<file path="design/flow/run.sh">
#!/bin/bash
# the make line also repeats each setting of config.mk as NAME=value (left out here)
make -C /OpenROAD-flow-scripts/flow DESIGN_CONFIG=/design/flow/config.mk WORK_HOME=/design/flow/orfs CLKGATE_MAP_FILE= finish
</file>
<file path="design/flow/config.mk">
export PLATFORM = sky130hd
export DESIGN_NAME = part2
export DESIGN_NICKNAME = part2
export VERILOG_FILES = /design/flow/design.v
export SDC_FILE = /design/flow/constraint.sdc
export NUM_CORES = 4
export LEC_CHECK = 0
export CAP_MARGIN = 20
export CORE_MARGIN = 2
export CORE_UTILIZATION = 70
export CTS_CLUSTER_SIZE = 37
export SLEW_MARGIN = 20
</file>
<file path="design/flow/constraint.sdc">
create_clock -name core_clock -period 4.75 [get_ports {clock}]
set_input_delay 0.9500 -clock core_clock [delete_from_list [all_inputs] [get_ports {clock}]]
set_output_delay 0.9500 -clock core_clock [all_outputs]
set_load 0.01 [all_outputs]
</file>
<file path="design/flow/design.v">
module part2 (
    clear,
    clock,
    digit,
    digit_valid,
    end_of_line,
    total,
    line_result
);
    input clear;
    input clock;
    input [3:0] digit;
    input digit_valid;
    input end_of_line;
    output [63:0] total;
    output [47:0] line_result;
    wire [63:0] _205;
    wire [47:0] _38;
    wire [43:0] _196;
    wire [47:0] _197;
    wire [47:0] _193;
    wire [47:0] _186;
    wire [47:0] _172;
    wire [47:0] _158;
    wire [47:0] _144;
    wire [47:0] _130;
    wire [47:0] _116;
    wire [47:0] _102;
    wire [47:0] _88;
    wire [47:0] _74;
    wire [47:0] _60;
    wire vdd;
    wire _3;
    wire _5;
    wire [47:0] _49;
    wire [3:0] _7;
    wire [47:0] _45;
    wire _46;
    wire _47;
    wire [47:0] _50;
    wire [47:0] _52;
    wire [47:0] _8;
    reg [47:0] _43;
    wire [47:0] _9;
    wire [95:0] _57;
    wire [47:0] _58;
    wire [47:0] _61;
    wire _62;
    wire _63;
    wire [47:0] _64;
    wire [47:0] _66;
    wire [47:0] _10;
    reg [47:0] _55;
    wire [47:0] _11;
    wire [95:0] _71;
    wire [47:0] _72;
    wire [47:0] _75;
    wire _76;
    wire _77;
    wire [47:0] _78;
    wire [47:0] _80;
    wire [47:0] _12;
    reg [47:0] _69;
    wire [47:0] _13;
    wire [95:0] _85;
    wire [47:0] _86;
    wire [47:0] _89;
    wire _90;
    wire _91;
    wire [47:0] _92;
    wire [47:0] _94;
    wire [47:0] _14;
    reg [47:0] _83;
    wire [47:0] _15;
    wire [95:0] _99;
    wire [47:0] _100;
    wire [47:0] _103;
    wire _104;
    wire _105;
    wire [47:0] _106;
    wire [47:0] _108;
    wire [47:0] _16;
    reg [47:0] _97;
    wire [47:0] _17;
    wire [95:0] _113;
    wire [47:0] _114;
    wire [47:0] _117;
    wire _118;
    wire _119;
    wire [47:0] _120;
    wire [47:0] _122;
    wire [47:0] _18;
    reg [47:0] _111;
    wire [47:0] _19;
    wire [95:0] _127;
    wire [47:0] _128;
    wire [47:0] _131;
    wire _132;
    wire _133;
    wire [47:0] _134;
    wire [47:0] _136;
    wire [47:0] _20;
    reg [47:0] _125;
    wire [47:0] _21;
    wire [95:0] _141;
    wire [47:0] _142;
    wire [47:0] _145;
    wire _146;
    wire _147;
    wire [47:0] _148;
    wire [47:0] _150;
    wire [47:0] _22;
    reg [47:0] _139;
    wire [47:0] _23;
    wire [95:0] _155;
    wire [47:0] _156;
    wire [47:0] _159;
    wire _160;
    wire _161;
    wire [47:0] _162;
    wire [47:0] _164;
    wire [47:0] _24;
    reg [47:0] _153;
    wire [47:0] _25;
    wire [95:0] _169;
    wire [47:0] _170;
    wire [47:0] _173;
    wire _174;
    wire _175;
    wire [47:0] _176;
    wire [47:0] _178;
    wire [47:0] _26;
    reg [47:0] _167;
    wire [47:0] _27;
    wire [95:0] _183;
    wire [47:0] _184;
    wire [47:0] _187;
    wire _188;
    wire _189;
    wire [47:0] _190;
    wire [47:0] _192;
    wire [47:0] _28;
    reg [47:0] _181;
    wire [47:0] _29;
    wire [95:0] _194;
    wire [47:0] _195;
    wire [47:0] _198;
    wire _199;
    wire _31;
    wire _200;
    wire [47:0] _201;
    wire _33;
    wire [47:0] _203;
    wire [47:0] _34;
    reg [47:0] _40;
    wire [15:0] _207;
    wire [63:0] _208;
    wire [63:0] _209;
    wire [63:0] _35;
    reg [63:0] _206;
    assign _205 = 64'b0000000000000000000000000000000000000000000000000000000000000000;
    assign _38 = 48'b000000000000000000000000000000000000000000000000;
    assign _196 = 44'b00000000000000000000000000000000000000000000;
    assign _197 = { _196,
                    _7 };
    assign _193 = 48'b000000000000000000000000000000000000000000001010;
    assign _186 = { _196,
                    _7 };
    assign _172 = { _196,
                    _7 };
    assign _158 = { _196,
                    _7 };
    assign _144 = { _196,
                    _7 };
    assign _130 = { _196,
                    _7 };
    assign _116 = { _196,
                    _7 };
    assign _102 = { _196,
                    _7 };
    assign _88 = { _196,
                   _7 };
    assign _74 = { _196,
                   _7 };
    assign _60 = { _196,
                   _7 };
    assign vdd = 1'b1;
    assign _3 = clear;
    assign _5 = clock;
    assign _49 = { _196,
                   _7 };
    assign _7 = digit;
    assign _45 = { _196,
                   _7 };
    assign _46 = _43 < _45;
    assign _47 = _31 & _46;
    assign _50 = _47 ? _49 : _43;
    assign _52 = _33 ? _38 : _50;
    assign _8 = _52;
    always @(posedge _5) begin
        if (_3)
            _43 <= _38;
        else
            _43 <= _8;
    end
    assign _9 = _43;
    assign _57 = _9 * _193;
    assign _58 = _57[47:0];
    assign _61 = _58 + _60;
    assign _62 = _55 < _61;
    assign _63 = _31 & _62;
    assign _64 = _63 ? _61 : _55;
    assign _66 = _33 ? _38 : _64;
    assign _10 = _66;
    always @(posedge _5) begin
        if (_3)
            _55 <= _38;
        else
            _55 <= _10;
    end
    assign _11 = _55;
    assign _71 = _11 * _193;
    assign _72 = _71[47:0];
    assign _75 = _72 + _74;
    assign _76 = _69 < _75;
    assign _77 = _31 & _76;
    assign _78 = _77 ? _75 : _69;
    assign _80 = _33 ? _38 : _78;
    assign _12 = _80;
    always @(posedge _5) begin
        if (_3)
            _69 <= _38;
        else
            _69 <= _12;
    end
    assign _13 = _69;
    assign _85 = _13 * _193;
    assign _86 = _85[47:0];
    assign _89 = _86 + _88;
    assign _90 = _83 < _89;
    assign _91 = _31 & _90;
    assign _92 = _91 ? _89 : _83;
    assign _94 = _33 ? _38 : _92;
    assign _14 = _94;
    always @(posedge _5) begin
        if (_3)
            _83 <= _38;
        else
            _83 <= _14;
    end
    assign _15 = _83;
    assign _99 = _15 * _193;
    assign _100 = _99[47:0];
    assign _103 = _100 + _102;
    assign _104 = _97 < _103;
    assign _105 = _31 & _104;
    assign _106 = _105 ? _103 : _97;
    assign _108 = _33 ? _38 : _106;
    assign _16 = _108;
    always @(posedge _5) begin
        if (_3)
            _97 <= _38;
        else
            _97 <= _16;
    end
    assign _17 = _97;
    assign _113 = _17 * _193;
    assign _114 = _113[47:0];
    assign _117 = _114 + _116;
    assign _118 = _111 < _117;
    assign _119 = _31 & _118;
    assign _120 = _119 ? _117 : _111;
    assign _122 = _33 ? _38 : _120;
    assign _18 = _122;
    always @(posedge _5) begin
        if (_3)
            _111 <= _38;
        else
            _111 <= _18;
    end
    assign _19 = _111;
    assign _127 = _19 * _193;
    assign _128 = _127[47:0];
    assign _131 = _128 + _130;
    assign _132 = _125 < _131;
    assign _133 = _31 & _132;
    assign _134 = _133 ? _131 : _125;
    assign _136 = _33 ? _38 : _134;
    assign _20 = _136;
    always @(posedge _5) begin
        if (_3)
            _125 <= _38;
        else
            _125 <= _20;
    end
    assign _21 = _125;
    assign _141 = _21 * _193;
    assign _142 = _141[47:0];
    assign _145 = _142 + _144;
    assign _146 = _139 < _145;
    assign _147 = _31 & _146;
    assign _148 = _147 ? _145 : _139;
    assign _150 = _33 ? _38 : _148;
    assign _22 = _150;
    always @(posedge _5) begin
        if (_3)
            _139 <= _38;
        else
            _139 <= _22;
    end
    assign _23 = _139;
    assign _155 = _23 * _193;
    assign _156 = _155[47:0];
    assign _159 = _156 + _158;
    assign _160 = _153 < _159;
    assign _161 = _31 & _160;
    assign _162 = _161 ? _159 : _153;
    assign _164 = _33 ? _38 : _162;
    assign _24 = _164;
    always @(posedge _5) begin
        if (_3)
            _153 <= _38;
        else
            _153 <= _24;
    end
    assign _25 = _153;
    assign _169 = _25 * _193;
    assign _170 = _169[47:0];
    assign _173 = _170 + _172;
    assign _174 = _167 < _173;
    assign _175 = _31 & _174;
    assign _176 = _175 ? _173 : _167;
    assign _178 = _33 ? _38 : _176;
    assign _26 = _178;
    always @(posedge _5) begin
        if (_3)
            _167 <= _38;
        else
            _167 <= _26;
    end
    assign _27 = _167;
    assign _183 = _27 * _193;
    assign _184 = _183[47:0];
    assign _187 = _184 + _186;
    assign _188 = _181 < _187;
    assign _189 = _31 & _188;
    assign _190 = _189 ? _187 : _181;
    assign _192 = _33 ? _38 : _190;
    assign _28 = _192;
    always @(posedge _5) begin
        if (_3)
            _181 <= _38;
        else
            _181 <= _28;
    end
    assign _29 = _181;
    assign _194 = _29 * _193;
    assign _195 = _194[47:0];
    assign _198 = _195 + _197;
    assign _199 = _40 < _198;
    assign _31 = digit_valid;
    assign _200 = _31 & _199;
    assign _201 = _200 ? _198 : _40;
    assign _33 = end_of_line;
    assign _203 = _33 ? _38 : _201;
    assign _34 = _203;
    always @(posedge _5) begin
        if (_3)
            _40 <= _38;
        else
            _40 <= _34;
    end
    assign _207 = 16'b0000000000000000;
    assign _208 = { _207,
                    _40 };
    assign _209 = _206 + _208;
    assign _35 = _209;
    always @(posedge _5) begin
        if (_3)
            _206 <= _205;
        else
            if (_33)
                _206 <= _35;
    end
    assign total = _206;
    assign line_result = _40;
endmodule
</file>
==> results of run 1 <==
metrics by stage:
step	utilization, %	setup TNS, ps	cells	hold WS (ps)	worst slack (ps)
2_1_floorplan	-	-178780	6600	438.0	-1127
3_3_place_gp	93.19	-405500	9228	453.5	-1642
3_5_place_dp	93.19	-530470	9228	475.8	-2032
==> job_summary.md, run 1 <==
### Yosys + OpenROAD results

| Metric | Value |
|---|---|
| GP Congestion | `0.9563` |
| XOR/XNOR Area Share | `9.055%` |
| Log Error | `[ERROR DPL-0038] Utilization greater than 100%, impossible to legalize` |
| Yosys top cell by instances | `ha_1` |
| Gate Count Post-Synth | `6,594` |
| Synth cell types | `115` |
| Yosys Instances | `6,594` |
| AO/OA Area Share | `24.27%` |
| Syn avg cell area | `7.950 µm²` |
| DP Wirelength | `154,800 µm` |
| Area leader, netlist | `ha_1` |
| Simple Share, Synth | `20.51%` |
| Top area cell types | `ha_1, dfxtp_1, xnor2_1, a21oi_1, nor2_1` |
| Main flop type | `dfxtp_1` |
| Area post-placement | `0.06926 mm²` |
| Post-Syn Area | `0.05243 mm²` |
| Die area | `0.07710 mm²` |
| Port Buf Inserts | `119` |
| Row count | `100` |
| #FFs+latches synth | `424` |
| Fa+ha+maj area frac | `24.72%` |
| Core box area | `0.07432 mm²` |
| Mux area share | `1.921%` |
| Flip-flops with a built-in enable | `0` |
| Die y size | `277.7 µm` |
| Post-synth top area share | `23.84%` |
| FP Util | `70.54%` |
| Post-synth seq share | `16.19%` |
| Stopped at | `clock tree synthesis (4_1_cts)` |
| Top cells by count | `ha_1, nor2_1, a21oi_1` |
| Status | `did not finish` |
| YS chip area | `0.05243 mm²` |
| Die extent in x | `277.7 µm` |
| Async set-reset flop share out of synthesis | `0%` |
| Synth Warn # | `1` |
| Main logic family | `adder cells` |
| Ports | `120` |
==> inputs of run 2 (changes only) <==
- CORE_ASPECT_RATIO: unset -> 0.94
- CORE_MARGIN: 2 -> 8
- CORE_UTILIZATION: 70 -> 35
- CTS_CLUSTER_SIZE: 37 -> unset
- MIN_ROUTING_LAYER: unset -> met1
- clock period: 4.75 -> 6.2 ns (I/O delays scaled with it)
==> run 2 against run 1 <==
  * Synthesized cell count did not move
  * Area after synthesis did not move
  * Die area rose by 110%
  * The layout now fails its checks (negative setup slack)
==> job_summary.md, run 2 <==
### Yosys + OpenROAD results

| Metric | Value |
|---|---|
| Gate Count Post-Synth | `6,594` |
| Vias in the first global route | `48,640` |
| Flip-flops with a built-in enable | `0` |
| Routed WL per cell | `16.59 µm` |
| H-tree Lvls | `2` |
| Routed WL | `153,100 µm` |
| Worst-path maximum fanout | `8` |
| DRC | `0` |
| Layout overhead on the synthesized area | `24.18%` |
| R2R Path End | `_40[46]$_SDFFE_PP0P_` |
| Worst Tran Pin Value | `963.6 ps` |
| Clock Power | `3.53 mW` |
| Main logic family | `adder cells` |
| Status | `failed layout checks` |
| Simple Share, Synth | `20.51%` |
| R2R setup slack | `-110 ps` |
| Top area cell types | `ha_1, dfxtp_1, xnor2_1, a21oi_1, nor2_1` |
| Core box area | `0.1486 mm²` |
| Async set-reset flop share out of synthesis | `0%` |
| Fa+ha+maj area frac | `24.72%` |
| Ports | `120` |
| Port Buf Inserts | `119` |
| Hold Crit Depth | `2` |
| Final worst slack | `-108.2 ps` |
| Sequential power share | `19.5%` |
| Global Route Usage Sum | `17.40%` |
| Fail Reasons | `negative setup slack` |
| Static Leak | `29.87 nW` |
| Antenna violations before repair | `4` |
| Die y size | `391.2 µm` |
| Filler Cell Count | `14,670` |
| Pin count of the biggest net entering global routing | `96` |
| CP max stage cell | `or4_4` |
| Worst slew margin | `34.92%` |
| CTS Buffer Depth | `3` |
| CP peak stage delay | `470 ps` |
| Total grt overflow | `0` |
| Clock Skew | `73.72 ps` |
| Worst Hold Class | `register to register` |
| Switching power | `8.239 mW` |
| Syn avg cell area | `7.950 µm²` |
| P_comb | `11.9 mW` |
| Setup Crit Path Kind | `register to register` |
| Cts bufs inserted | `58` |
| Post-route clock period utilization | `101.7%` |
| Most frequent CP cell | `a21o_1` |
| Highest clock rate | `0.1585 GHz` |
| Worst Setup End Kind | `register` |
| Mux area share | `1.921%` |
| Die extent in x | `415.2 µm` |
| Synth cell types | `115` |
| Required time worst endpoint | `6780 ps` |
| RSZ-0062 raised after global routing | `yes` |
| Setup violators final | `32` |
| Clock power frac | `18.4%` |
| Sw frac | `42.89%` |
| Pre-CTS setup slack | `-792.8 ps` |
| Row count | `137` |
| Post-Syn Area | `0.05243 mm²` |
| Post-synth seq share | `16.19%` |
| Post-CTS Hold Buffers | `0` |
| Setup crit start kind | `register` |
| First drt pass iteration count | `6` |
| #FFs+latches synth | `424` |
| GP Congestion | `0.8911` |
| PD cells | `295.1 mW/mm²` |
| Clk latency of the worst-skew pair | `700 ps` |
| Vias post-DR | `51,160` |
| Combinational power share | `62.1%` |
| Clk pin slew, worst setup/hold paths | `60 ps` |
| Clock sinks | `424` |
| RR Startpoint | `_181[3]$_SDFFE_PP0P_` |
| Final hold violation count | `0` |
| Beginning of the worst hold path | `_181[47]$_SDFFE_PP0P_` |
| Tool Warnings | `27` |
| Sequential logic power | `3.75 mW` |
| Routed Antenna Nets | `0` |
| YS chip area | `0.05243 mm²` |
| Cell count along the critical path | `29` |
| R2R cell count | `29` |
| VDD IR-drop max | `0.4077 mV` |
| Mean number of vias per cell | `5.544` |
| Synth Warn # | `1` |
| Internal | `10.97 mW` |
| Top cells by count | `ha_1, nor2_1, a21oi_1` |
| AO/OA Area Share | `24.27%` |
| Worst path bufs/invs | `7` |
| CTS root buf | `clkbuf_16` |
| XOR/XNOR Area Share | `9.055%` |
| Fin nets | `8,268` |
| Design Power | `19.21 mW` |
| CTS tree | `done` |
| Crit path max-delay family | `AND-OR/OR-AND gates` |
| Top pwr grp | `combinational cells` |
| First-pass GRT wire length | `245,600 µm` |
| Post-synth top area share | `23.84%` |
| Area leader, netlist | `ha_1` |
| Main flop type | `dfxtp_1` |
| DP Wirelength | `117,800 µm` |
| Slew Limit Fails | `0` |
| DRT iter0 DRCs | `2,838` |
| Reported max-cap violation count | `0` |
| Worst Path Arrival | `6890 ps` |
| Worst setup path endpoint | `_40[46]$_SDFFE_PP0P_` |
| Worst Setup SP | `_181[3]$_SDFFE_PP0P_` |
| FP Util | `35.28%` |
| Die area | `0.1624 mm²` |
| Yosys top cell by instances | `ha_1` |
| Hold Path End | `_181[47]$_SDFFE_PP0P_` |
| Yosys Instances | `6,594` |
| Fin crit period | `6308 ps` |
| Fin Setup TNS | `-1195 ps` |
## run 2: final cells by class
cell class | instances | area [µm²] | share of cell area [%]
tap | 1946 | 2435 | 3.740
sequential | 424 | 8518 | 13.08
inverter | 194 | 728.2 | 1.119
multi-input combinational | 5724 | 44150 | 67.82
antenna | 2 | 5.005 | 0.007688
clock buffer | 71 | 1582 | 2.429
clock inverter | 30 | 385.4 | 0.5920
timing repair buffer | 836 | 7298 | 11.21
## run 2: what timing repair did
item / in CTS / in global routing
setup endpoints to repair: 176 / 313
setup buffers: 23 / 58
cloned: 5 / 14
pin swaps: 28 / 118
resized: 93 / 352
## run 2: per-stage QoR
stage | std cells | cell area, µm² | util [%] | hold WS, ps
6_report | 9227 | 65100 | 43.80 | 483.0
2_1_floorplan | 6600 | 52590 | - | 433.2
4_1_cts | 9153 | 62830 | 42.28 | 478.9
3_5_place_dp | 9024 | 60080 | 40.43 | 471.8
3_3_place_gp | 9024 | 60080 | 40.43 | 455.9
5_1_grt | 9225 | 65100 | 43.80 | 512.1
## run 2: layer usage
layer	wire [µm]	up-vias	track usage (%)	part of all wire (%)
met5	0	-	0	0
met4	2674	0	3.683	1.7
met3	5199	155	1.604	3.4
met2	72060	806	30.31	47
met1	73120	24260	23.40	48
li1	-	25940	-	-
==> inputs of run 3 (changes only) <==
- CAP_MARGIN: 20 -> 15
- CELL_PAD_IN_SITES_DETAIL_PLACEMENT: unset -> 0
- CORE_ASPECT_RATIO: 0.94 -> unset
- CORE_MARGIN: 8 -> 2
- CORE_UTILIZATION: 35 -> 66
- CTS_CLUSTER_DIAMETER: unset -> 61
- MAX_ROUTING_LAYER: unset -> met4
- SETUP_SLACK_MARGIN: unset -> -0.38
- clock period: 6.2 -> 5.75 ns (I/O delays scaled with it)
==> run 3 against run 2 <==
  * Still fails the layout checks on negative setup slack
  * Clock skew down 58 ps
  * Final cell count down 4.1%
  * Fmax down 6.0%
  * Hold slack worse by 13 ps
  * Non-clock buffer count up 516
  * Largest cell class unchanged
==> job_summary.md, run 3 <==
### Yosys + OpenROAD results

| Metric | Value |
|---|---|
| Slew Limit Fails | `0` |
| Status | `failed layout checks` |
| Sequential power share | `19.0%` |
| Setup crit start kind | `register` |
| XOR/XNOR Area Share | `9.055%` |
| Crit path max-delay family | `simple AND/OR/NAND/NOR gates` |
| Fin crit period | `6713 ps` |
| PD cells | `319.9 mW/mm²` |
| Pre-CTS setup slack | `-1121 ps` |
| DRC | `0` |
| #FFs+latches synth | `424` |
| Worst setup path endpoint | `_40[5]$_SDFFE_PP0P_` |
| Top cells by count | `ha_1, nor2_1, a21oi_1` |
| First drt pass iteration count | `6` |
| Highest clock rate | `0.1490 GHz` |
| MI comb area | `0.04381 mm²` |
| Cts bufs inserted | `54` |
| Reported max-cap violation count | `0` |
| Row count | `103` |
| YS chip area | `0.05243 mm²` |
| Area leader, netlist | `ha_1` |
| R2R cell count | `29` |
| Yosys Instances | `6,594` |
| Static Leak | `32.37 nW` |
| Fin Setup TNS | `-128,110 ps` |
| Clk pin slew, worst setup/hold paths | `60 ps` |
| Die extent in x | `285.8 µm` |
| Synth cell types | `115` |
| Post-synth top area share | `23.84%` |
| Cell count along the critical path | `29` |
| Simple Share, Synth | `20.51%` |
| GP Congestion | `1.004` |
| Pin count of the biggest net entering global routing | `83` |
| CTS root buf | `clkbuf_16` |
| Beginning of the worst hold path | `_181[47]$_SDFFE_PP0P_` |
| Yosys top cell by instances | `ha_1` |
| CP peak stage delay | `480 ps` |
| Clock Skew | `16.09 ps` |
| Vias in the first global route | `56,140` |
| Sw frac | `43.86%` |
| Fin nets | `8,780` |
| Filler Cell Count | `4,764` |
| Clk latency of the worst-skew pair | `660 ps` |
| Clock sinks | `424` |
| DRT iter0 DRCs | `4,842` |
| Mean number of vias per cell | `6.511` |
| Fail Reasons | `negative setup slack` |
| Required time worst endpoint | `6330 ps` |
| Layout overhead on the synthesized area | `28.36%` |
| DP Wirelength | `129,700 µm` |
| RSZ-0062 raised after global routing | `yes` |
| Hold Path End | `_181[47]$_SDFFE_PP0P_` |
| VDD IR-drop max | `0.4027 mV` |
| FP Util | `66.47%` |
| Post-Syn Area | `0.05243 mm²` |
| Worst Setup End Kind | `register` |
| Internal | `12.09 mW` |
| H-tree Lvls | `2` |
| Switching power | `9.442 mW` |
| Sequential logic power | `4.08 mW` |
| Worst-path maximum fanout | `5` |
| Clock Power | `3.71 mW` |
| Combinational power share | `63.8%` |
| Worst Setup SP | `_181[4]$_SDFFE_PP0P_` |
| Top pwr grp | `combinational cells` |
| Mux area share | `1.921%` |
| Worst Path Arrival | `7300 ps` |
| Post-CTS Hold Buffers | `0` |
| Gate Count Post-Synth | `6,594` |
| Worst path bufs/invs | `7` |
| Flip-flops with a built-in enable | `0` |
| Tool Warnings | `30` |
| AO/OA Area Share | `24.27%` |
| Top area cell types | `ha_1, dfxtp_1, xnor2_1, a21oi_1, nor2_1` |
| Routed WL per cell | `20.23 µm` |
| Final worst slack | `-963.1 ps` |
| Die y size | `285.8 µm` |
| Hold Crit Depth | `2` |
| CP max stage cell | `fa_2` |
| Die area | `0.08170 mm²` |
| Total grt overflow | `0` |
| Setup violators final | `304` |
| Post-synth seq share | `16.19%` |
| Routed WL | `179,000 µm` |
| R2R Path End | `_40[5]$_SDFFE_PP0P_` |
| Core box area | `0.07887 mm²` |
| Setup Crit Path Kind | `register to register` |
| Post-route clock period utilization | `116.7%` |
| Clock power frac | `17.3%` |
| CTS tree | `done` |
| Fa+ha+maj area frac | `24.72%` |
| Worst slew margin | `28.17%` |
| Worst Tran Pin Value | `1075 ps` |
| Flop area | `0.008501 mm²` |
| Ports | `120` |
| Vias post-DR | `57,620` |
| P_comb | `13.7 mW` |
| R2R setup slack | `-960 ps` |
| RR Startpoint | `_181[4]$_SDFFE_PP0P_` |
| Antenna violations before repair | `2` |
| Syn avg cell area | `7.950 µm²` |
| Routed Antenna Nets | `0` |
| Port Buf Inserts | `119` |
| Main logic family | `adder cells` |
| First-pass GRT wire length | `274,400 µm` |
| Final hold violation count | `0` |
| Main flop type | `dfxtp_1` |
| Global Route Usage Sum | `41.09%` |
| CTS Buffer Depth | `3` |
| Synth Warn # | `1` |
| Worst Hold Class | `register to register` |
| Async set-reset flop share out of synthesis | `0%` |
run 3: layout make-up:
| cell class | count | area share (%) |
|---|---|---|
| clock inverter | 23 | 0.4574 |
| antenna | 3 | 0.01116 |
| tap | 1050 | 1.952 |
| timing repair buffer | 1352 | 16.40 |
| inverter | 194 | 1.082 |
| clock buffer | 79 | 2.358 |
| multi-input combinational | 5724 | 65.10 |
| sequential | 424 | 12.63 |
run 3: stage by stage:
| stage | util, % | hold WS (ps) | cell area [µm²] | total power, mW | instances |
|---|---|---|---|---|---|
| 6_report | 85.32 | 470.1 | 67290 | 21.53 | 8849 |
| 5_1_grt | 85.32 | 492.4 | 67290 | 22.57 | 8847 |
| 4_1_cts | 83.53 | 475.0 | 65880 | 19.46 | 8812 |
| 3_5_place_dp | 80.06 | 467.7 | 63150 | 15.17 | 8684 |
| 3_3_place_gp | 80.06 | 452.1 | 63150 | 14.79 | 8684 |
| 2_1_floorplan | - | 433.2 | 52580 | 10.49 | 6600 |
run 3: what timing repair did:
| action | 4_1_cts | 5_1_grt |
|---|---|---|
| buffers inserted | 24 | 39 |
| resized | 108 | 232 |
| gates cloned | 5 | 7 |
| endpoints found under the setup margin | 212 | 310 |
| pin swaps | 39 | 78 |
run 3: per-layer routing:
metal  global-route usage, %  routed length, µm  up-vias
met4                   23.61              12440        0
met1                   45.83              69040    27140
li1                        -                  -    26970
met5                       -                  0        -
met2                   69.96              85180     2598
met3                   6.132              12330      913
==> inputs of run 4 (changes only) <==
- CAP_MARGIN: 15 -> 20
- CORE_UTILIZATION: 66 -> 57
- CTS_CLUSTER_DIAMETER: 61 -> 46
- CTS_CLUSTER_SIZE: unset -> 62
- SETUP_SLACK_MARGIN: -0.38 -> unset
- clock period: 5.75 -> 5.47 ns (I/O delays scaled with it)
==> run 4 against run 3 <==
  * The layout still fails its checks (negative setup slack)
  * Wire length rose by 17%
  * Sequential share of layout area fell by 1.6 points
  * Power rose by 29%
  * Clock power rose by about 40%
  * Combinational power rose by 33%
  * Clock skew rose by 15 ps
  * Synthesized cell count did not move
  * Clock-buffer cell count rose by 14
  * Hold slack improved by 16 ps
  * Critical path depth fell by 3
  * Critical path type unchanged
  * Highest routed layer unchanged
==> job_summary.md, run 4 <==
### Yosys + OpenROAD results

| Metric | Value |
|---|---|
| Sw frac | `43.02%` |
| Final hold violation count | `0` |
| CTS root buf | `clkbuf_16` |
| Highest clock rate | `0.1519 GHz` |
| Routed WL | `209,400 µm` |
| Worst Hold Class | `register to register` |
| RSZ-0062 raised after global routing | `yes` |
| Flip-flops with a built-in enable | `0` |
| XOR/XNOR Area Share | `9.055%` |
| Synth cell types | `115` |
| Ports | `120` |
| Post-route cell area | `0.07795 mm²` |
| Syn avg cell area | `7.950 µm²` |
| CTS tree | `done` |
| Main logic family | `adder cells` |
| Global Route Usage Sum | `39.08%` |
| Clk pin slew, worst setup/hold paths | `60 ps` |
| YS chip area | `0.05243 mm²` |
| Total grt overflow | `0` |
| Switching power | `11.91 mW` |
| Worst slew margin | `12.79%` |
| FP Util | `57.37%` |
| Setup crit start kind | `register` |
| Worst Path Arrival | `7190 ps` |
| Worst Tran Pin Value | `1304 ps` |
| Cts bufs inserted | `76` |
| Static Leak | `36.74 nW` |
| DRT iter0 DRCs | `4,965` |
| Post-synth top area share | `23.84%` |
| Clock power frac | `18.7%` |
| Worst Setup SP | `_125[9]$_SDFFE_PP0P_` |
| Post-Syn Area | `0.05243 mm²` |
| Clock sinks | `424` |
| Fin Setup TNS | `-162,920 ps` |
| Beginning of the worst hold path | `_206[41]$_SDFFE_PP0P_` |
| Crit path max-delay family | `AND-OR/OR-AND gates` |
| Fin crit period | `6585 ps` |
| Clk latency of the worst-skew pair | `680 ps` |
| GP Congestion | `0.9895` |
| Mux area share | `1.921%` |
| Filler Cell Count | `5,134` |
| CP max stage cell | `mux2i_1` |
| Simple Share, Synth | `20.51%` |
| R2R cell count | `26` |
| Top cells by count | `ha_1, nor2_1, a21oi_1` |
| Post-route clock period utilization | `120.4%` |
| Area post-placement | `0.06625 mm²` |
| Setup Crit Path Kind | `register to register` |
| Fin nets | `9,358` |
| Worst Setup End Kind | `register` |
| Slew Limit Fails | `0` |
| Worst-path maximum fanout | `7` |
| Post-CTS Hold Buffers | `0` |
| Clock Power | `5.19 mW` |
| Pin count of the biggest net entering global routing | `86` |
| Sequential logic power | `4.28 mW` |
| First drt pass iteration count | `9` |
| AO/OA Area Share | `24.27%` |
| Routed Antenna Nets | `0` |
| Main flop type | `dfxtp_1` |
| Most frequent CP cell | `buf_4` |
| R2R setup slack | `-1110 ps` |
| Antenna violations before repair | `2` |
| Top pwr grp | `combinational cells` |
| PD cells | `355.1 mW/mm²` |
| R2R Path End | `_139[14]$_SDFFE_PP0P_` |
| Reported max-cap violation count | `0` |
| Cell count along the critical path | `26` |
| RR Startpoint | `_125[9]$_SDFFE_PP0P_` |
| Yosys top cell by instances | `ha_1` |
| CP peak stage delay | `590 ps` |
| Clock Skew | `30.79 ps` |
| P_comb | `18.2 mW` |
| DRC | `0` |
| Internal | `15.78 mW` |
| Vias in the first global route | `59,150` |
| Async set-reset flop share out of synthesis | `0%` |
| #FFs+latches synth | `424` |
| Core box area | `0.09139 mm²` |
| Row count | `111` |
| Post-Route Utilization | `85.30%` |
| Fa+ha+maj area frac | `24.72%` |
| Tool Warnings | `31` |
| Area leader, netlist | `ha_1` |
| Layout overhead on the synthesized area | `48.68%` |
| Die y size | `307.3 µm` |
| Top area cell types | `ha_1, dfxtp_1, xnor2_1, a21oi_1, nor2_1` |
| Fail Reasons | `negative setup slack` |
| Combinational power share | `65.8%` |
| Port Buf Inserts | `119` |
| Yosys Instances | `6,594` |
| Worst setup path endpoint | `_139[14]$_SDFFE_PP0P_` |
| CTS Buffer Depth | `3` |
| Sequential power share | `15.5%` |
| Die area | `0.09441 mm²` |
| DP Wirelength | `128,700 µm` |
| VDD IR-drop max | `0.3953 mV` |
| Setup violators final | `265` |
| Routed WL per cell | `21.86 µm` |
| Status | `failed layout checks` |
| Synth Warn # | `1` |
| Mean number of vias per cell | `6.437` |
| First-pass GRT wire length | `298,400 µm` |
| Required time worst endpoint | `6070 ps` |
| Vias post-DR | `61,650` |
| Die extent in x | `307.3 µm` |
| Worst path bufs/invs | `7` |
| H-tree Lvls | `3` |
| Post-synth seq share | `16.19%` |
| Gate Count Post-Synth | `6,594` |
| Hold Crit Depth | `2` |
| Hold Path End | `_206[41]$_SDFFE_PP0P_` |
| Final worst slack | `-1115 ps` |
[run 4: timing repair]
item	CTS	global route
pin swaps	320	230
setup endpoints to repair	330	332
buffers inserted	166	106
gates cloned	43	6
gates resized	771	555
[run 4: layout make-up]
class	count	area (µm²)	area share, %
clock buffer	93	2112	2.710
tap	1186	1484	1.904
antenna	2	5.005	0.006421
sequential	424	8567	10.99
multi-input combinational	5724	48120	61.73
timing repair buffer	1908	16340	20.96
clock inverter	46	594.3	0.7625
inverter	194	728.2	0.9342
[run 4: layer usage]
layer	track usage [%]	up-vias	share of wire, %
met2	69.13	3001	49
met3	5.581	1227	6.5
met5	-	-	0
met4	20.41	0	7.7
li1	-	28120	-
met1	42.43	29300	37
[run 4: through the flow]
stage,std cells,hold slack (ps),setup slack (ps),power [mW]
after global placement,9137,455.9,-1177,16.04
after floorplan,6600,438.0,-516.2,11.41
final,9577,486.2,-1115,27.68
after global routing,9577,515.5,-1199,28.78
after detailed placement,9137,467.5,-1283,16.32
after CTS,9483,475.9,-636.3,25.64
==> inputs of run 5 (changes only) <==
- ABC_AREA: unset -> 1
- CELL_PAD_IN_SITES_DETAIL_PLACEMENT: 0 -> unset
- CORE_UTILIZATION: 57 -> 72
- CTS_CLUSTER_DIAMETER: 46 -> 228
- CTS_CLUSTER_SIZE: 62 -> 37
- MAX_ROUTING_LAYER: met4 -> unset
- MIN_ROUTING_LAYER: met1 -> unset
- PLACE_DENSITY_LB_ADDON: unset -> 0.02
- clock period: 5.47 -> 3.34 ns (I/O delays scaled with it)
==> run 5 against run 4 <==
  * The flow now stops in clock tree synthesis (4_1_cts)
  * Area after synthesis is 11% higher
  * Synthesized cell count increased by 44%
  * Die area decreased by 12%
==> job_summary.md, run 5 <==
### Yosys + OpenROAD results

| Metric | Value |
|---|---|
| Stopped at | `clock tree synthesis (4_1_cts)` |
| YS chip area | `0.05831 mm²` |
| Fa+ha+maj area frac | `22.23%` |
| Die y size | `288.6 µm` |
| Pre-CTS setup slack | `-2799 ps` |
| XOR/XNOR Area Share | `4.408%` |
| GP Congestion | `1.118` |
| Area leader, netlist | `ha_1` |
| Ports | `120` |
| Simple Share, Synth | `33.23%` |
| Post-synth top area share | `21.44%` |
| Die area | `0.08327 mm²` |
| Main flop type | `dfxtp_1` |
| AO/OA Area Share | `16.00%` |
| FP Util | `72.62%` |
| Top cells by count | `nand2_1, inv_1, ha_1` |
| Die extent in x | `288.6 µm` |
| Status | `did not finish` |
| Placed insts | `12,620` |
| Post-Syn Area | `0.05831 mm²` |
| Log Error | `[ERROR DPL-0038] Utilization greater than 100%, impossible to legalize` |
| Yosys top cell by instances | `nand2_1` |
| Async set-reset flop share out of synthesis | `0%` |
| Post-synth seq share | `14.56%` |
| Port Buf Inserts | `119` |
| Syn avg cell area | `6.161 µm²` |
| Flip-flops with a built-in enable | `0` |
| Gate Count Post-Synth | `9,464` |
| Main logic family | `simple AND/OR/NAND/NOR gates` |
| Synth Warn # | `1` |
| #FFs+latches synth | `424` |
| Top area cell types | `ha_1, nand2_1, dfxtp_1, inv_1, a21oi_1` |
| Yosys Instances | `9,464` |
| Row count | `104` |
| DP Wirelength | `223,200 µm` |
| Mux area share | `0%` |
| Synth cell types | `66` |
| Core box area | `0.08029 mm²` |
-- run 5: metrics by stage --
stage	area (µm²)	TNS (ps)
floorplan	60360	-300610
global placement	77890	-597070
detailed placement	77890	-788470
==> inputs of run 6 (changes only) <==
- ABC_AREA: 1 -> unset
- CORE_UTILIZATION: 72 -> 40
- CTS_CLUSTER_DIAMETER: 228 -> unset
- CTS_CLUSTER_SIZE: 37 -> unset
- PLACE_DENSITY_LB_ADDON: 0.02 -> unset
- clock period: 3.34 -> 5.04 ns (I/O delays scaled with it)
==> run 6 against run 5 <==
  * Now fails the layout checks on negative setup slack
  * Synthesized cell count fell by 30%
  * Area after synthesis shrank 10%
  * Die area grew 61%
==> job_summary.md, run 6 <==
### Yosys + OpenROAD results

| Metric | Value |
|---|---|
| FP Util | `40.38%` |
| Cell count along the critical path | `28` |
| CP max stage cell | `or4b_4` |
| H-tree Lvls | `2` |
| Design Power | `27.27 mW` |
| Routed Antenna Nets | `0` |
| Async set-reset flop share out of synthesis | `0%` |
| Post-Syn Area | `0.05243 mm²` |
| Final hold violation count | `0` |
| Routed WL | `172,600 µm` |
| Fin nets | `9,606` |
| Flip-flops with a built-in enable | `0` |
| R2R Path End | `_40[30]$_SDFFE_PP0P_` |
| Die extent in x | `366.0 µm` |
| Die y size | `366.0 µm` |
| Post-route clock period utilization | `123.8%` |
| Area leader, netlist | `ha_1` |
| Gate Count Post-Synth | `6,594` |
| First drt pass iteration count | `5` |
| GP Congestion | `0.8888` |
| Final worst slack | `-1198 ps` |
| Simple Share, Synth | `20.51%` |
| Area post-placement | `0.07023 mm²` |
| DP Wirelength | `125,800 µm` |
| Clk latency of the worst-skew pair | `680 ps` |
| Hold Crit Depth | `2` |
| Antenna violations before repair | `1` |
| Required time worst endpoint | `5630 ps` |
| Mean number of vias per cell | `5.498` |
| Highest clock rate | `0.1603 GHz` |
| Die area | `0.1340 mm²` |
| Worst Setup SP | `_181[4]$_SDFFE_PP0P_` |
| Row count | `132` |
| Post-synth top area share | `23.84%` |
| Pin count of the biggest net entering global routing | `127` |
| Top area cell types | `ha_1, dfxtp_1, xnor2_1, a21oi_1, nor2_1` |
| Setup violators final | `313` |
| Fin crit period | `6238 ps` |
| Beginning of the worst hold path | `_181[47]$_SDFFE_PP0P_` |
| Worst Tran Pin Value | `1355 ps` |
| Worst Setup End Kind | `register` |
| Layout overhead on the synthesized area | `52.15%` |
| Combinational power share | `67.4%` |
| R2R setup slack | `-1200 ps` |
| Sequential logic power | `4.54 mW` |
| Main flop type | `dfxtp_1` |
| Setup Crit Path Kind | `register to register` |
| Vias post-DR | `56,990` |
| Static Leak | `37.69 nW` |
| CP peak stage delay | `540 ps` |
| AO/OA Area Share | `24.27%` |
| Cts bufs inserted | `57` |
| Hold Path End | `_181[47]$_SDFFE_PP0P_` |
| Status | `failed layout checks` |
| RSZ-0062 raised after global routing | `yes` |
| CTS tree | `done` |
| Routed WL per cell | `16.65 µm` |
| Setup crit start kind | `register` |
| Port Buf Inserts | `119` |
| Sequential power share | `16.6%` |
| Yosys Instances | `6,594` |
| Fin Setup TNS | `-213,670 ps` |
| Tool Warnings | `31` |
| Worst slew margin | `7.323%` |
| CTS Buffer Depth | `3` |
| P_comb | `18.4 mW` |
| PD cells | `341.9 mW/mm²` |
| Top pwr grp | `combinational cells` |
| Top cells by count | `ha_1, nor2_1, a21oi_1` |
| Core box area | `0.1298 mm²` |
| Ports | `120` |
| Total grt overflow | `0` |
| Fail Reasons | `negative setup slack` |
| DRC | `0` |
| #FFs+latches synth | `424` |
| Worst path bufs/invs | `6` |
| Switching power | `11.38 mW` |
| Worst setup path endpoint | `_40[30]$_SDFFE_PP0P_` |
| Layout Cells excl Fill | `10,370` |
| Placed insts | `10,020` |
| Clk pin slew, worst setup/hold paths | `70 ps` |
| Main logic family | `adder cells` |
| Sw frac | `41.73%` |
| Most frequent CP cell | `a21o_1` |
| Slew Limit Fails | `0` |
| Worst-path maximum fanout | `8` |
| XOR/XNOR Area Share | `9.055%` |
| CTS root buf | `clkbuf_16` |
| Synth Warn # | `1` |
| Clock Power | `4.34 mW` |
| Synth cell types | `115` |
| Global Route Usage Sum | `23.18%` |
| DRT iter0 DRCs | `2,831` |
| Vias in the first global route | `55,500` |
| Post-synth seq share | `16.19%` |
| VDD IR-drop max | `0.4683 mV` |
| Reported max-cap violation count | `0` |
| YS chip area | `0.05243 mm²` |
| First-pass GRT wire length | `268,800 µm` |
| Syn avg cell area | `7.950 µm²` |
| # diodes | `0` |
| Fa+ha+maj area frac | `24.72%` |
| Internal | `15.89 mW` |
| Mux area share | `1.921%` |
| RR Startpoint | `_181[4]$_SDFFE_PP0P_` |
| R2R cell count | `28` |
| Worst Path Arrival | `6830 ps` |
| Crit path max-delay family | `AND-OR/OR-AND gates` |
| Worst Hold Class | `register to register` |
| Post-route cell area | `0.07977 mm²` |
| Clock Skew | `37.72 ps` |
| Yosys top cell by instances | `ha_1` |
| Clock power frac | `15.9%` |
| Post-Route Utilization | `61.45%` |
| Clock sinks | `424` |
run 6: per-layer routing:
metal / vias up / part of all wire (%) / GRT usage [%]
met1: 27140 / 45 / 29.69
met4: 0 / 2.4 / 5.595
met5: - / 0 / 0
met3: 267 / 3.2 / 2.060
met2: 963 / 50 / 41.60
li1: 28620 / - / -
run 6: stage by stage:
stage / hold slack (ps) / setup slack [ps]
detailed placement: 472.6 / -1671
global placement: 464.4 / -1524
global route: 509.9 / -1476
finish: 479.2 / -1198
floorplan: 438.0 / -836.6
CTS: 480.6 / -1176
run 6: final cells by class:
type / count / area, µm²
sequential: 424 / 8578
inverter: 194 / 728.2
tap: 1742 / 2180
multi-input combinational: 5725 / 48090
timing repair buffer: 2174 / 18250
clock inverter: 22 / 299.0
clock buffer: 84 / 1649
fill: 10880 / 50050
run 6: repair_timing:
| action | CTS | global route |
|---|---|---|
| endpoints found under the setup margin | 332 | 333 |
| hold buffers | 0 | 0 |
| cloned | 15 | 44 |
| resized | 281 | 815 |
| pin swaps | 155 | 334 |
| setup buffers | 71 | 125 |
==> inputs of run 7 (changes only) <==
- ABC_AREA: unset -> 1
- CORE_UTILIZATION: 40 -> 72
- CTS_CLUSTER_DIAMETER: unset -> 310
- CTS_CLUSTER_SIZE: unset -> 100
- PLACE_DENSITY: unset -> 0.4
- TNS_END_PERCENT: unset -> 10
- clock period: 5.04 -> 4.45 ns (I/O delays scaled with it)
==> run 7 against run 6 <==
  * The flow now stops in global routing (5_1_grt)
  * Die area down 38%
  * Synthesized cell count up 44%
  * Area after synthesis up 11%
==> job_summary.md, run 7 <==
### Yosys + OpenROAD results

| Metric | Value |
|---|---|
| Ports | `120` |
| CTS root buf | `clkbuf_16` |
| Die area | `0.08327 mm²` |
| Mux area share | `0%` |
| H-tree Lvls | `1` |
| Post-synth seq share | `14.56%` |
| Post-CTS Hold Buffers | `0` |
| Gate Count Post-Synth | `9,464` |
| Total grt overflow | `978` |
| Main flop type | `dfxtp_1` |
| Top area cell types | `ha_1, nand2_1, dfxtp_1, inv_1, a21oi_1` |
| CTS Buffer Depth | `3` |
| Post-synth top area share | `21.44%` |
| Synth cell types | `66` |
| Cts bufs inserted | `8` |
| Stopped at | `global routing (5_1_grt)` |
| Clock sinks | `424` |
| Post-Syn Area | `0.05831 mm²` |
| Simple Share, Synth | `33.23%` |
| Yosys top cell by instances | `nand2_1` |
| Area post-placement | `0.07196 mm²` |
| Port Buf Inserts | `119` |
| Area leader, netlist | `ha_1` |
| YS chip area | `0.05831 mm²` |
| Core box area | `0.08029 mm²` |
| AO/OA Area Share | `16.00%` |
| DP Wirelength | `170,900 µm` |
| Syn avg cell area | `6.161 µm²` |
| Global Route Usage Sum | `89.37%` |
| Status | `did not finish` |
| FP Util | `72.62%` |
| Row count | `104` |
| Main logic family | `simple AND/OR/NAND/NOR gates` |
| Die y size | `288.6 µm` |
| Async set-reset flop share out of synthesis | `0%` |
| Synth Warn # | `1` |
| XOR/XNOR Area Share | `4.408%` |
| Pre-CTS setup slack | `-1664 ps` |
| GP Congestion | `1.136` |
| Top cells by count | `nand2_1, inv_1, ha_1` |
| Fa+ha+maj area frac | `22.23%` |
| Flip-flops with a built-in enable | `0` |
| Die extent in x | `288.6 µm` |
| Log Error | `[ERROR GRT-0116] Global routing finished with congestion. Check the congestion regions in the DRC Viewer.` |
| #FFs+latches synth | `424` |
| Yosys Instances | `9,464` |
[run 7: routing by layer]
layer	GRT usage, %	GRT overflow
met1	86.68	80
met2	100.4	526
met3	81.11	66
met4	91.52	298
met5	65.68	8
[run 7: metrics by stage]
stage	total power [mW]	util (%)	TNS (ps)	std cells
floorplan	16.94	-	-14570	9470
global placement	25.50	89.63	-325250	12010
detailed placement	26.93	89.63	-436120	12010
CTS	31.64	94.26	-118510	12150
[run 7: what timing repair did]
| item | 4_1_cts |
|---|---|
| resized | 559 |
| gates cloned | 16 |
| buffers inserted | 110 |
| pin swaps | 163 |
| endpoints found under the setup margin | 317 |
==> inputs of run 8 (changes only) <==
- ABC_AREA: 1 -> unset
- CELL_PAD_IN_SITES_DETAIL_PLACEMENT: unset -> 0
- CORE_ASPECT_RATIO: unset -> 1.6
- CORE_MARGIN: 2 -> 8
- CORE_UTILIZATION: 72 -> 66
- CTS_CLUSTER_DIAMETER: 310 -> 61
- CTS_CLUSTER_SIZE: 100 -> unset
- HOLD_SLACK_MARGIN: unset -> 0.18
- MAX_ROUTING_LAYER: unset -> met5
- MIN_ROUTING_LAYER: unset -> met1
- PLACE_DENSITY: 0.4 -> unset
- PLACE_DENSITY_LB_ADDON: unset -> 0.13
- SETUP_SLACK_MARGIN: unset -> 1.84
- SLEW_MARGIN: 20 -> 25
- TNS_END_PERCENT: 10 -> unset
- clock period: 4.45 -> 9.22 ns (I/O delays scaled with it)
==> run 8 against run 7 <==
  * The run now finishes clean
  * Die area grew 6.8%
  * Area after synthesis shrank 10%
  * Synthesized cell count shrank 30%
==> job_summary.md, run 8 <==
### Yosys + OpenROAD results

| Metric | Value |
|---|---|
| Status | `complete, no violations` |
| Top cells by count | `ha_1, nor2_1, a21oi_1` |
| Post-CTS Hold Buffers | `0` |
| Most frequent CP cell | `a21o_1` |
| Post-route clock period utilization | `76.84%` |
| Highest clock rate | `0.1412 GHz` |
| Clock Skew | `36.79 ps` |
| Setup Crit Path Kind | `input port to register` |
| DRC | `0` |
| Post-synth top area share | `23.84%` |
| Internal | `5.725 mW` |
| Reported max-cap violation count | `0` |
| Yosys Instances | `6,594` |
| Worst Path Arrival | `7650 ps` |
| Synth Warn # | `1` |
| Pin count of the biggest net entering global routing | `156` |
| Clock power frac | `21.4%` |
| CTS root buf | `clkbuf_16` |
| R2R cell count | `27` |
| Beginning of the worst hold path | `_181[47]$_SDFFE_PP0P_` |
| Routed WL per cell | `18.72 µm` |
| Final hold slack | `471.2 ps` |
| Gate Count Post-Synth | `6,594` |
| Post-route cell area | `0.05644 mm²` |
| Hold Path End | `_181[47]$_SDFFE_PP0P_` |
| First-pass GRT wire length | `234,100 µm` |
| Die y size | `372.5 µm` |
| Area leader, netlist | `ha_1` |
| Placed insts | `7,555` |
| Antenna violations before repair | `1` |
| Post-Syn Area | `0.05243 mm²` |
| Required time worst endpoint | `9780 ps` |
| GP Congestion | `1.018` |
| Setup crit start kind | `input port` |
| Cts bufs inserted | `51` |
| Sequential power share | `23.9%` |
| Simple Share, Synth | `20.51%` |
| #FFs+latches synth | `424` |
| FP Util | `66.22%` |
| Worst Setup End Kind | `register` |
| Fa+ha+maj area frac | `24.72%` |
| Area post-placement | `0.05432 mm²` |
| Worst Hold Class | `register to register` |
| Switching power | `4.757 mW` |
| Tool Warnings | `28` |
| Main logic family | `adder cells` |
| PD cells | `185.7 mW/mm²` |
| Slew Limit Fails | `0` |
| Hold Crit Depth | `2` |
| Port Buf Inserts | `119` |
| CP max stage cell | `or4b_1` |
| DP Wirelength | `113,600 µm` |
| Worst setup path endpoint | `_40[33]$_SDFFE_PP0P_` |
| Die extent in x | `238.8 µm` |
| Post-Route Utilization | `71.29%` |
| Final worst slack | `2136 ps` |
| Clk pin slew, worst setup/hold paths | `60 ps` |
| Fin crit period | `7084 ps` |
| P_comb | `5.73 mW` |
| R2R setup slack | `2140 ps` |
| Worst-path maximum fanout | `33` |
| Final hold violation count | `0` |
| H-tree Lvls | `2` |
| Worst Tran Pin Value | `1153 ps` |
| Global Route Usage Sum | `30.95%` |
| Syn avg cell area | `7.950 µm²` |
| Layout Cells excl Fill | `7,659` |
| Worst path bufs/invs | `5` |
| Total grt overflow | `0` |
| First drt pass iteration count | `9` |
| RR Startpoint | `_181[3]$_SDFFE_PP0P_` |
| Sequential logic power | `2.51 mW` |
| Row count | `131` |
| Worst Setup SP | `digit[1]` |
| Clock sinks | `424` |
| Clk latency of the worst-skew pair | `650 ps` |
| XOR/XNOR Area Share | `9.055%` |
| AO/OA Area Share | `24.27%` |
| Pre-CTS setup slack | `818.4 ps` |
| # diodes | `0` |
| CTS tree | `done` |
| Synth cell types | `115` |
| Vias post-DR | `49,610` |
| Main flop type | `dfxtp_1` |
| Die area | `0.08896 mm²` |
| YS chip area | `0.05243 mm²` |
| Routed Antenna Nets | `0` |
| Top area cell types | `ha_1, dfxtp_1, xnor2_1, a21oi_1, nor2_1` |
| Vias in the first global route | `49,640` |
| Crit path max-delay family | `AND-OR/OR-AND gates` |
| Mux area share | `1.921%` |
| CTS Buffer Depth | `3` |
| Yosys top cell by instances | `ha_1` |
| Fin Setup TNS | `0 ps` |
| Sw frac | `45.38%` |
| DRT iter0 DRCs | `2,263` |
| Design Power | `10.48 mW` |
| RSZ-0062 raised after global routing | `no` |
| Fin nets | `7,585` |
| Clock Power | `2.24 mW` |
| Flip-flops with a built-in enable | `0` |
| Core box area | `0.07917 mm²` |
| R2R Path End | `_40[33]$_SDFFE_PP0P_` |
| Worst slew margin | `22.52%` |
| Post-synth seq share | `16.19%` |
| Cell count along the critical path | `26` |
| Layout overhead on the synthesized area | `7.649%` |
| VDD IR-drop max | `0.1740 mV` |
| Routed WL | `143,400 µm` |
| CP peak stage delay | `430 ps` |
| Async set-reset flop share out of synthesis | `0%` |
| Top pwr grp | `combinational cells` |
| Setup violators final | `0` |
| Ports | `120` |
| Static Leak | `25.90 nW` |
| Mean number of vias per cell | `6.477` |
| Combinational power share | `54.7%` |
-- run 8: what timing repair did --
item / 4_1_cts / 5_1_grt
pin swaps: 1 / 3
gates cloned: 0 / 1
setup buffers: 4 / 5
setup endpoints to repair: 127 / 246
gates resized: 7 / 38
-- run 8: final cells by class --
cell class,instances,area [µm²]
Inverter,194,728.2
Fill cell,6639,22730
Sequential cell,424,8488
Clock inverter,32,444.2
Timing Repair Buffer,160,1556
Tap cell,1064,1331
Multi-Input combinational cell,5724,42520
Clock buffer,61,1364
-- run 8: metal layers --
| metal | up-vias | global-route usage [%] | wire length, µm |
|---|---|---|---|
| met5 | - | 0 | 10 |
| met4 | 2 | 18.41 | 8988 |
| met3 | 515 | 3.365 | 5333 |
| met2 | 1177 | 62.36 | 76690 |
| met1 | 23380 | 29.42 | 52380 |
| li1 | 24530 | - | - |
==> inputs of run 9 (changes only) <==
- CAP_MARGIN: 20 -> 25
- CORE_ASPECT_RATIO: 1.6 -> 0.73
- CORE_MARGIN: 8 -> 5
- CTS_CLUSTER_DIAMETER: 61 -> 55
- CTS_CLUSTER_SIZE: unset -> 16
- GPL_ROUTABILITY_DRIVEN: unset -> 1
- HOLD_SLACK_MARGIN: 0.18 -> unset
- MAX_ROUTING_LAYER: met5 -> met4
- MIN_ROUTING_LAYER: met1 -> met2
- PLACE_DENSITY_LB_ADDON: 0.13 -> 0.0
- SETUP_SLACK_MARGIN: 1.84 -> 0.65
- SLEW_MARGIN: 25 -> 20
- clock period: 9.22 -> 6.5 ns (I/O delays scaled with it)
==> run 9 against run 8 <==
  * The flow now stops in global routing (5_1_grt)
  * Die area decreased by 4.2%
  * Area after synthesis unchanged
  * Synthesized cell count unchanged
==> job_summary.md, run 9 <==
### Yosys + OpenROAD results

| Metric | Value |
|---|---|
| Total grt overflow | `1,265` |
| Yosys top cell by instances | `ha_1` |
| Post-synth top area share | `23.84%` |
| Gate Count Post-Synth | `6,594` |
| Global Route Usage Sum | `84.19%` |
| GP Congestion | `1.139` |
| Status | `did not finish` |
| Top cells by count | `ha_1, nor2_1, a21oi_1` |
| Main flop type | `dfxtp_1` |
| Die extent in x | `339.9 µm` |
| Yosys Instances | `6,594` |
| Post-Syn Area | `0.05243 mm²` |
| Syn avg cell area | `7.950 µm²` |
| Area post-placement | `0.05807 mm²` |
| Die area | `0.08524 mm²` |
| Clock sinks | `424` |
| FP Util | `66.50%` |
| XOR/XNOR Area Share | `9.055%` |
| Placed insts | `7,983` |
| CTS root buf | `clkbuf_16` |
| CTS Buffer Depth | `3` |
| Synth Warn # | `1` |
| AO/OA Area Share | `24.27%` |
| Area leader, netlist | `ha_1` |
| H-tree Lvls | `2` |
| Ports | `120` |
| Row count | `88` |
| #FFs+latches synth | `424` |
| Synth cell types | `115` |
| DP Wirelength | `130,900 µm` |
| Port Buf Inserts | `119` |
| Simple Share, Synth | `20.51%` |
| Async set-reset flop share out of synthesis | `0%` |
| Mux area share | `1.921%` |
| Flip-flops with a built-in enable | `0` |
| Core box area | `0.07884 mm²` |
| Log Error | `[ERROR GRT-0116] Global routing finished with congestion. Check the congestion regions in the DRC Viewer.` |
| YS chip area | `0.05243 mm²` |
| Main logic family | `adder cells` |
| Pre-CTS setup slack | `-570.0 ps` |
| Top area cell types | `ha_1, dfxtp_1, xnor2_1, a21oi_1, nor2_1` |
| Die y size | `250.8 µm` |
| Stopped at | `global routing (5_1_grt)` |
| Cts bufs inserted | `47` |
| Fa+ha+maj area frac | `24.72%` |
| Post-synth seq share | `16.19%` |
## run 9: stage by stage
| step | TNS, ps | total power, mW | hold slack (ps) |
|---|---|---|---|
| 4_1_cts | 0 | 17.62 | 466.7 |
| 3_5_place_dp | -77430 | 12.72 | 455.7 |
| 3_3_place_gp | -37330 | 12.40 | 447.0 |
| 2_1_floorplan | 0 | 9.370 | 433.2 |
## run 9: per-layer routing
| metal | overflow | track usage [%] |
|---|---|---|
| met5 | - | - |
| met4 | 75 | 54.41 |
| met3 | 1158 | 100.8 |
| met2 | 32 | 85.94 |
| met1 | - | - |
## run 9: what timing repair did
action / in CTS
resized: 509
pin swaps: 198
hold buffers: 0
gates cloned: 19
setup endpoints to repair: 323
buffers inserted: 103
==> inputs of run 10 (changes only) <==
- CAP_MARGIN: 25 -> 20
- CELL_PAD_IN_SITES_DETAIL_PLACEMENT: 0 -> unset
- CORE_ASPECT_RATIO: 0.73 -> unset
- CORE_MARGIN: 5 -> 2
- CORE_UTILIZATION: 66 -> 72
- CTS_CLUSTER_DIAMETER: 55 -> 372
- CTS_CLUSTER_SIZE: 16 -> 95
- GPL_ROUTABILITY_DRIVEN: 1 -> unset
- MAX_ROUTING_LAYER: met4 -> unset
- MIN_ROUTING_LAYER: met2 -> unset
- PLACE_DENSITY: unset -> 0.4
- PLACE_DENSITY_LB_ADDON: 0.0 -> unset
- SETUP_SLACK_MARGIN: 0.65 -> unset
- TNS_END_PERCENT: unset -> 10
- clock period: 6.5 -> 5.04 ns (I/O delays scaled with it)
==> run 10 against run 9 <==
  * The run again fails in global routing (5_1_grt)
  * Area after synthesis did not move
  * Synthesized cell count unchanged
  * Die area shrank 12%
==> job_summary.md, run 10 <==
### Yosys + OpenROAD results

| Metric | Value |
|---|---|
| #FFs+latches synth | `424` |
| Total grt overflow | `3,290` |
| Area leader, netlist | `ha_1` |
| Flip-flops with a built-in enable | `0` |
| Main logic family | `adder cells` |
| Status | `did not finish` |
| Top cells by count | `ha_1, nor2_1, a21oi_1` |
| CTS Buffer Depth | `3` |
| Die area | `0.07499 mm²` |
| Clock sinks | `424` |
| Synth Warn # | `1` |
| XOR/XNOR Area Share | `9.055%` |
| Stopped at | `global routing (5_1_grt)` |
| Cts bufs inserted | `8` |
| Post-Syn Area | `0.05243 mm²` |
| Yosys top cell by instances | `ha_1` |
| Main flop type | `dfxtp_1` |
| AO/OA Area Share | `24.27%` |
| Top area cell types | `ha_1, dfxtp_1, xnor2_1, a21oi_1, nor2_1` |
| Global Route Usage Sum | `95.68%` |
| Placed insts | `9,150` |
| Mux area share | `1.921%` |
| Core box area | `0.07173 mm²` |
| Ports | `120` |
| Area post-placement | `0.06746 mm²` |
| Post-synth top area share | `23.84%` |
| Die extent in x | `273.8 µm` |
| Log Error | `[ERROR GRT-0116] Global routing finished with congestion. Check the congestion regions in the DRC Viewer.` |
| Synth cell types | `115` |
| Fa+ha+maj area frac | `24.72%` |
| Simple Share, Synth | `20.51%` |
| Row count | `98` |
| Port Buf Inserts | `119` |
| YS chip area | `0.05243 mm²` |
| Async set-reset flop share out of synthesis | `0%` |
| H-tree Lvls | `1` |
| Yosys Instances | `6,594` |
| GP Congestion | `1.039` |
| FP Util | `73.09%` |
| CTS root buf | `clkbuf_16` |
| Die y size | `273.8 µm` |
| DP Wirelength | `162,400 µm` |
| Post-synth seq share | `16.19%` |
| Syn avg cell area | `7.950 µm²` |
| Gate Count Post-Synth | `6,594` |
## run 10: metrics by stage
stage | setup slack [ps] | hold WS [ps] | setup TNS, ps
4_1_cts | -1368 | 499.3 | -336410
3_5_place_dp | -2172 | 472.5 | -501830
3_3_place_gp | -1644 | 460.2 | -375940
2_1_floorplan | -836.6 | 433.2 | -206500
## run 10: layer usage
metal	overflow	GRT usage, %
met2	2138	113.1
met3	97	82.04
met1	69	88.89
met5	19	55.91
met4	967	107.3
## run 10: timing repair
action | in CTS
pin swaps | 113
gates cloned | 13
hold buffers | 0
gates resized | 299
endpoints found under the setup margin | 333
buffers inserted | 58
==> inputs of run 11 (changes only) <==
- CORE_UTILIZATION: 72 -> 58
- CTS_CLUSTER_DIAMETER: 372 -> unset
- CTS_CLUSTER_SIZE: 95 -> unset
- PLACE_DENSITY: 0.4 -> unset
- TNS_END_PERCENT: 10 -> unset
- clock period: 5.04 -> 5.3 ns (I/O delays scaled with it)
==> run 11 against run 10 <==
  * The layout now fails its checks (negative setup slack)
  * Die area is 24% higher
  * Synthesized cell count did not move
  * Area after synthesis did not move
==> job_summary.md, run 11 <==
### Yosys + OpenROAD results

| Metric | Value |
|---|---|
| Clock sinks | `424` |
| Filler Cell Count | `5,378` |
| Final worst slack | `-1316 ps` |
| Post-Route Utilization | `84.10%` |
| Sequential logic power | `4.32 mW` |
| VDD IR-drop max | `0.4210 mV` |
| Combinational power share | `67.2%` |
| Beginning of the worst hold path | `_181[47]$_SDFFE_PP0P_` |
| Ports | `120` |
| Status | `failed layout checks` |
| Design Power | `24.83 mW` |
| DP Wirelength | `124,800 µm` |
| Area post-placement | `0.06739 mm²` |
| Die extent in x | `304.6 µm` |
| Sequential power share | `17.4%` |
| Pre-CTS setup slack | `-1506 ps` |
| Die y size | `304.6 µm` |
| Post-route cell area | `0.07547 mm²` |
| Final hold slack | `469.8 ps` |
| Antenna violations before repair | `3` |
| Final hold violation count | `0` |
| Fin nets | `9,367` |
| Routed WL | `187,900 µm` |
| Fin crit period | `6616 ps` |
| XOR/XNOR Area Share | `9.055%` |
| Post-synth top area share | `23.84%` |
| Most frequent CP cell | `buf_4` |
| Static Leak | `36.06 nW` |
| FP Util | `58.42%` |
| GP Congestion | `0.9491` |
| First-pass GRT wire length | `278,900 µm` |
| Synth cell types | `115` |
| Required time worst endpoint | `5900 ps` |
| Clock Skew | `33.28 ps` |
| Syn avg cell area | `7.950 µm²` |
| CTS root buf | `clkbuf_16` |
| Main flop type | `dfxtp_1` |
| Clk pin slew, worst setup/hold paths | `60 ps` |
| Worst path bufs/invs | `7` |
| Core box area | `0.08974 mm²` |
| Clock power frac | `15.4%` |
| Top pwr grp | `combinational cells` |
| Reported max-cap violation count | `0` |
| Fail Reasons | `negative setup slack` |
| Worst-path maximum fanout | `6` |
| Setup crit start kind | `register` |
| Async set-reset flop share out of synthesis | `0%` |
| Layout Cells excl Fill | `9,556` |
| Fa+ha+maj area frac | `24.72%` |
| Post-synth seq share | `16.19%` |
| Top cells by count | `ha_1, nor2_1, a21oi_1` |
| Simple Share, Synth | `20.51%` |
| AO/OA Area Share | `24.27%` |
| DRC | `0` |
| Mux area share | `1.921%` |
| P_comb | `16.7 mW` |
| Global Route Usage Sum | `35.38%` |
| CTS tree | `done` |
| Placed insts | `9,238` |
| H-tree Lvls | `2` |
| Worst Path Arrival | `7210 ps` |
| Worst Hold Class | `register to register` |
| Routed Antenna Nets | `0` |
| Crit path max-delay family | `simple AND/OR/NAND/NOR gates` |
| Worst Setup End Kind | `register` |
| Top area cell types | `ha_1, dfxtp_1, xnor2_1, a21oi_1, nor2_1` |
| Slew Limit Fails | `0` |
| Vias in the first global route | `57,410` |
| Post-Syn Area | `0.05243 mm²` |
| Vias post-DR | `59,320` |
| Clock Power | `3.82 mW` |
| Fin Setup TNS | `-224,850 ps` |
| YS chip area | `0.05243 mm²` |
| Sw frac | `42.58%` |
| Cts bufs inserted | `52` |
| Synth Warn # | `1` |
| Hold Path End | `_181[47]$_SDFFE_PP0P_` |
| Area leader, netlist | `ha_1` |
| Clk latency of the worst-skew pair | `670 ps` |
| R2R Path End | `_167[6]$_SDFFE_PP0P_` |
| Worst slew margin | `25.24%` |
| Flip-flops with a built-in enable | `0` |
| Yosys Instances | `6,594` |
| DRT iter0 DRCs | `4,540` |
| RSZ-0062 raised after global routing | `yes` |
| CP max stage cell | `nor4b_4` |
| Post-route clock period utilization | `124.8%` |
| Hold Crit Depth | `2` |
| Cell count along the critical path | `25` |
| Row count | `110` |
| Routed WL per cell | `19.66 µm` |
| Highest clock rate | `0.1511 GHz` |
| Yosys top cell by instances | `ha_1` |
| CTS Buffer Depth | `3` |
| Post-CTS Hold Buffers | `0` |
| Total grt overflow | `0` |
| Setup violators final | `330` |
| Gate Count Post-Synth | `6,594` |
| Mean number of vias per cell | `6.207` |
| First drt pass iteration count | `6` |
| RR Startpoint | `_153[12]$_SDFFE_PP0P_` |
| CP peak stage delay | `530 ps` |
| Main logic family | `adder cells` |
| PD cells | `328.9 mW/mm²` |
| Pin count of the biggest net entering global routing | `129` |
| Worst setup path endpoint | `_167[6]$_SDFFE_PP0P_` |
| Worst Setup SP | `_153[12]$_SDFFE_PP0P_` |
| Switching power | `10.57 mW` |
| #FFs+latches synth | `424` |
| Layout overhead on the synthesized area | `43.96%` |
| Tool Warnings | `35` |
| Worst Tran Pin Value | `1121 ps` |
| R2R setup slack | `-1320 ps` |
| Port Buf Inserts | `119` |
| R2R cell count | `25` |
| Internal | `14.25 mW` |
| Die area | `0.09281 mm²` |
| Setup Crit Path Kind | `register to register` |
-- run 11: cell type report --
type / count / area [µm²] / area share [%]
clock buffers: 75 / 1549 / 2.052
flip-flops and latches: 424 / 8546 / 11.32
repair buffers: 1941 / 16390 / 21.71
inverters: 194 / 728.2 / 0.9649
clock inverters: 17 / 203.9 / 0.2702
multi-input cells: 5724 / 46570 / 61.71
well taps: 1176 / 1471 / 1.950
diodes: 5 / 12.51 / 0.01658
-- run 11: layer usage --
layer	GRT usage (%)	vias to the layer above	wire length (µm)
li1	-	28130	-
met1	42.91	28070	74620
met2	63.82	2297	91950
met3	3.623	817	10940
met4	14.09	2	10340
met5	0	-	12
-- run 11: repair_timing --
action | in CTS | in global routing
gates resized | 438 | 401
gates cloned | 26 | 12
pin swaps | 206 | 185
endpoints found under the setup margin | 332 | 333
setup buffers | 108 | 87
Power and IR drop assume default switching activity.
